Design desiredDrive_reg, start of the top module:
module desiredDrive_reg(
    input clk, rst_n,
    input [11:0] avg_torque,
    input [4:0] cadence,
    input not_pedaling,
    input [12:0] incline,
    input [2:0] scale,
    output logic [11:0] target_curr
);
logic [11:0] avg_torque_r;
logic [4:0] cadence_r;
logic not_pedaling_r;
logic [12:0] incline_r;
logic [2:0] scale_r;
logic [11:0] target_curr_nxt;
always_ff @(posedge clk, negedge rst_n) begin
    if (!rst_n) begin
        avg_torque_r <= 12'h000;
        cadence_r <= 5'h00;
        not_pedaling_r <= 1'b0;
        incline_r <= 13'h0000;
        scale_r <= 3'h0;
    end
    else begin
        avg_torque_r <= avg_torque;
        cadence_r <= cadence;
        not_pedaling_r <= not_pedaling;
        incline_r <= incline;
        scale_r <= scale;
    end
end
desiredDrive iDD(.avg_torque(avg_torque_r), .cadence(cadence_r), .not_pedaling(not_pedaling_r),
                 .incline(incline_r), .scale(scale_r), .target_curr(target_curr_nxt));
always_ff @(posedge clk, negedge rst_n) begin
    if (!rst_n)
        target_curr <= 12'h000;
    else
        target_curr <= target_curr_nxt;
end
endmodule
clock: 14.5 ns
lec_check: 0
abc_area: 0
cap_margin: 25
core_aspect_ratio: 1.67
core_margin: 8
core_utilization: 59
gpl_routability_driven: 0
gpl_timing_driven: 1
max_routing_layer: met5
setup_slack_margin: -0.09
slew_margin: 5
tns_end_percent: 90
run.sh (not shown) runs the stock make flow with config.mk's settings and CLKGATE_MAP_FILE=.
Next try:
Settings changed: CAP_MARGIN 25 to 35, CELL_PAD_IN_SITES_DETAIL_PLACEMENT set to 2, CORE_ASPECT_RATIO 1.67 to not set, CORE_UTILIZATION 59 to 23, CTS_CLUSTER_DIAMETER set to 198, CTS_CLUSTER_SIZE set to 43, GPL_TIMING_DRIVEN 1 to 0, MAX_ROUTING_LAYER met5 to met4, PLACE_DENSITY set to 0.9, SETUP_SLACK_MARGIN -0.09 to 2.67, SLEW_MARGIN 5 to 35.
What happened:
- worst hold slack improved by 0.019 ns
- global-route usage rises by 7.0 points
- count of clock-buffer cells in the layout falls by 2

JK:
The RTL this note starts from:
==> flow/design.v <==
module incline_sat(
    input [12:0] incline,
    output [9:0] incline_sat
);
assign incline_sat = (~incline[12] && |incline[12:9]) ? 10'h1FF : 
                    (incline[12] && ~(&incline[12:9])) ? 10'h200 : incline[9:0];
endmodule
module desiredDrive(
    input [11:0] avg_torque,
    input [4:0] cadence,
    input not_pedaling,
    input [12:0] incline,
    input [2:0] scale,
    output [11:0] target_curr
);
localparam TORQUE_MIN = 12'h380;
localparam TOO_SMALL = 5'h05;
logic [9:0] inc_sat;
incline_sat i1( .incline(incline), .incline_sat(inc_sat));
logic [10:0] incline_factor;
assign incline_factor = {inc_sat[9], inc_sat[9:0]} + 11'd256;
logic [8:0] incline_factor_limit;
assign incline_factor_limit = (incline_factor[10] == 1'b1) ? 9'h000 : (incline_factor[9]) ? 9'h1FF : incline_factor[8:0];
logic [5:0] cadence_factor;
assign cadence_factor = (|cadence[4:1]) ? ({1'b0, cadence} + 6'd32) : 6'h00;
logic [12:0]torque_off;
assign torque_off = {1'b0, avg_torque} - {1'b0, TORQUE_MIN};
logic [12:0] torque_pos;
assign torque_pos = (torque_off[12] == 1'b1) ? 12'h000 : torque_off[11:0];
logic [30:0]assist_prod;
assign assist_prod = not_pedaling ? 30'h00000000 : (torque_pos * incline_factor_limit * cadence_factor * scale);
assign target_curr = (|assist_prod[29:27]) ? 12'hFFF : assist_prod[26:15];
endmodule
module desiredDrive_reg(
    input clk, rst_n,
    input [11:0] avg_torque,
    input [4:0] cadence,
    input not_pedaling,
    input [12:0] incline,
    input [2:0] scale,
    output logic [11:0] target_curr
);
logic [11:0] avg_torque_r;
logic [4:0] cadence_r;
logic not_pedaling_r;
logic [12:0] incline_r;
logic [2:0] scale_r;
logic [11:0] target_curr_nxt;
always_ff @(posedge clk, negedge rst_n) begin
    if (!rst_n) begin
        avg_torque_r <= 12'h000;
        cadence_r <= 5'h00;
        not_pedaling_r <= 1'b0;
        incline_r <= 13'h0000;
        scale_r <= 3'h0;
    end
    else begin
        avg_torque_r <= avg_torque;
        cadence_r <= cadence;
        not_pedaling_r <= not_pedaling;
        incline_r <= incline;
        scale_r <= scale;
    end
end
desiredDrive iDD(.avg_torque(avg_torque_r), .cadence(cadence_r), .not_pedaling(not_pedaling_r),
                 .incline(incline_r), .scale(scale_r), .target_curr(target_curr_nxt));
always_ff @(posedge clk, negedge rst_n) begin
    if (!rst_n)
        target_curr <= 12'h000;
    else
        target_curr <= target_curr_nxt;
end
endmodule
export LEC_CHECK = 0
export ABC_AREA = 1
export CAP_MARGIN = 10
export CELL_PAD_IN_SITES_GLOBAL_PLACEMENT = 3
export CORE_ASPECT_RATIO = 1.76
export CORE_MARGIN = 2
export CORE_UTILIZATION = 40
export CTS_CLUSTER_DIAMETER = 214
export CTS_CLUSTER_SIZE = 12
export GPL_ROUTABILITY_DRIVEN = 1
export HOLD_SLACK_MARGIN = 0.19
export PLACE_DENSITY = 0.4
export SETUP_SLACK_MARGIN = -1.13
export SLEW_MARGIN = 35
export TNS_END_PERCENT = 35
create_clock -name core_clock -period 13.0 [get_ports {clk}]
In JK the implementation completed, yet the final layout does not meet the checks, the culprit being negative setup slack.
[inputs] MS vs JK
- SETUP_SLACK_MARGIN removed (was -1.13)
- PLACE_DENSITY removed (was 0.4)
- CAP_MARGIN changed from 10 to 20
- CORE_ASPECT_RATIO changed from 1.76 to 1.75
- TNS_END_PERCENT removed (was 35)
- CORE_MARGIN changed from 2 to 10
- ABC_AREA removed (was 1)
- SLEW_MARGIN changed from 35 to 40
- CTS_CLUSTER_DIAMETER removed (was 214)
- CTS_CLUSTER_SIZE changed from 12 to 65
- CORE_UTILIZATION changed from 40 to 49
- CELL_PAD_IN_SITES_GLOBAL_PLACEMENT removed (was 3)
- GPL_ROUTABILITY_DRIVEN removed (was 1)
- HOLD_SLACK_MARGIN changed from 0.19 to 0.15
- MAX_ROUTING_LAYER newly set to met4
- MS completed end to end with timing, DRC and antenna clean.
- Count of distinct cell types in the synthesized netlist went up by more than half going from JK to MS.
- Comparing JK and MS, the higher detailed-routing wirelength on met1 was measured on JK.
- After detailed routing, JK needs more wire than MS.
- Post-synthesis cell count from yosys: JK and MS compared, lower one is MS
--- input diff MS..AL ---
- removing MAX_ROUTING_LAYER (formerly met4)
- changing CORE_MARGIN from 10 to 2
- changing SLEW_MARGIN from 40 to 20
- removing HOLD_SLACK_MARGIN (formerly 0.15)
- removing CORE_ASPECT_RATIO (formerly 1.75)
- removing CTS_CLUSTER_SIZE (formerly 65)
- changing CORE_UTILIZATION from 49 to 40
==> comparison <==
- The post-synthesis to final-layout area growth on AL is in line with that on MS.
- MS -> AL: core outline area increased by more than 10%
- From MS to AL the numbers moved as follows: count of unresolved DRC violations after routing level, routed wire length lower, longest individual stage delay on the worst path moved down.
- Of MS and AL, AL shows the higher clock-pin transition on the worst setup and hold timing paths, with MS below it.
- | final RePlAce weighted congestion | higher: MS |
- Higher number of cell instances on the worst register-to-register path goes to MS over AL.
[inputs] TR vs AL
- MAX_ROUTING_LAYER newly set to met4
- CORE_ASPECT_RATIO newly set to 1.75
Notes after the runs:
- Final area for TR: 49 um2 up relative to AL
- Worst endpoint required time essentially unchanged between TR and AL.
- ~same sequential share of layout area in TR and AL
- Taking AL as the reference point, the global routing usage on met3 of TR falls by 1.3 points.
- Layout-stage area growth over the synthesis result in TR vs AL: up 0.44 points
- TR reports a higher total detailed-routing wirelength than AL does.
- Detailed route, TR vs AL: via total higher for TR
- Overall chip area: AL vs TR, no meaningful difference
- Global-route usage: TR vs AL up 0.79 points
